## v37
==> flow/design.v (excerpt) <==
module cpu 
	(output wire [7:0] address,
	 output wire [7:0] to_memory,
	 output wire write,
	 input wire [7:0] from_memory, 
     input wire clk, reset);
Settings: LEC_CHECK=0, ABC_AREA=1, CAP_MARGIN=20, CELL_PAD_IN_SITES_DETAIL_PLACEMENT=1, CORE_MARGIN=2, CORE_UTILIZATION=53, CTS_CLUSTER_DIAMETER=113, CTS_CLUSTER_SIZE=72, GPL_TIMING_DRIVEN=0, HOLD_SLACK_MARGIN=0.2, MIN_ROUTING_LAYER=met1, PLACE_DENSITY_LB_ADDON=0.06, SETUP_SLACK_MARGIN=0.01, SLEW_MARGIN=20; clock period 6.65 ns.
run.sh (not shown) runs the stock make flow with config.mk's settings and CLKGATE_MAP_FILE=.
Relative to v37, the following input files were edited for v50:
Settings: GPL_TIMING_DRIVEN no longer set, was 0; ABC_AREA no longer set, was 1; HOLD_SLACK_MARGIN no longer set, was 0.2; PLACE_DENSITY_LB_ADDON no longer set, was 0.06; MIN_ROUTING_LAYER no longer set, was met1; CORE_UTILIZATION now 35, was 53; CTS_CLUSTER_SIZE no longer set, was 72; CELL_PAD_IN_SITES_DETAIL_PLACEMENT no longer set, was 1; CTS_CLUSTER_DIAMETER no longer set, was 113; SETUP_SLACK_MARGIN no longer set, was 0.01; the clock period (ns, I/O delays scaled along) now 9.95, was 6.65.
Results
The final layout from v50, which completed every stage, passed the timing, design-rule and antenna checks at the end of the flow.
Between v50 and v37, final-layout clock buffer total is higher for v37, v50 comes in under that.
v50: basic-gate share of the synthesized area counting and, or, nand and nor cells 17 points below v37
Die size: v50 exceeds v37
Measured against each other, v50 and v37 differ in final instance area, the lower figure coming from v37.
Taking v37 as the reference, in v50 overall global routing resource usage has decreased; area of the placeable core has increased; sum of internal, switching and leakage power has decreased.
v50 vs. v37: number of cells on the critical path went down by 3.
Edits applied to the flow inputs when going from v50 to v51:
Settings: CORE_UTILIZATION now 40, was 35; the clock period (ns, I/O delays scaled along) now 5.51, was 9.95.
[summary]
Every stage of the flow completed for v51, and the final layout passed the timing, design-rule and antenna checks. On v51: detailed placer's ending HPWL is about 8% higher than what v50 gave. Changes observed in v51 relative to v50: critical path arrival now sits lower, multiplexer area fraction after synthesis has remained practically unchanged, total power per unit cell area rose about 80%. v51 ended up with a lower register-to-register setup slack than v50 did. Diff v51..v50 | total number of nets in the final design | negligible. Relative to v50, the final cell area reported for v51 is lower. Relative to v50, v51 degrades total wire length after detailed routing.
Here is what was changed in the inputs of v39 compared with v51.
Settings: putting CTS_CLUSTER_SIZE at 53 where nothing was set; putting CELL_PAD_IN_SITES_GLOBAL_PLACEMENT at 2 where nothing was set; swapping 5.51 for 8.0 in the clock period (ns, I/O delays scaled along).
==> results <==
- Diff v51 -> v39: first-iteration DRC count decreased about 18%; sequential share of layout area ~0 delta.
- Status: multi-input combinational area share parity (v39, v51)
- v39 has overall power below what v51 had.
- Any difference in synthesized chip area reported by yosys between v39 and v51 is small enough to ignore.
- Any difference in filler-free cell count of the finished design between v39 and v51 is small enough to ignore.
- The lower pin slew with the least headroom to its limit of v51 and v39 is in v51.
- The final area of v39 and that of v51 are within noise of each other.
The inputs of v53 differ from those of v39 as listed below.
Settings: CAP_MARGIN changed from 20 to 30; CTS_CLUSTER_DIAMETER newly set to 221; ABC_AREA newly set to 1; CTS_CLUSTER_SIZE removed (was 53); CELL_PAD_IN_SITES_GLOBAL_PLACEMENT removed (was 2); CORE_UTILIZATION changed from 40 to 56; SETUP_SLACK_MARGIN newly set to 1.0.
==> results <==
- Diff v39 and v53: net count of the mapped netlist higher in v53
- Logic depth of the worst path, buffers included, v39 and v53, lower one = v39.
- Cell at the slowest stage of the critical path: dfrtp_1 -> v53, or4_1 -> v39
- Number of search-and-repair iterations in the first detailed-routing pass | v53 below v39
- Logic area for v53: 470 um^2 down relative to v39
- Any difference in delay of the slowest critical-path stage between v53 and v39 is small enough to ignore.
- Going from v39 to v53, fraction of power spent switching nets increased 2.8 points, average size of a mapped cell has decreased, number of endpoints with negative hold slack in the final report has remained practically unchanged, layout clock buffer count about even.
- Timing, DRC, antenna: 0 failures across v39 and v53
- Compared with v39, v53 shows a clock-pin slew on the worst setup and hold paths that is 40 ps higher.
- v39 ended up with to_memory[2] as its critical path endpoint; v53 ended up with to_memory[1].
- Compared with v39, area after synthesis in v53 decreased by a few percent.
Power is estimated from default activity; no workload was simulated.
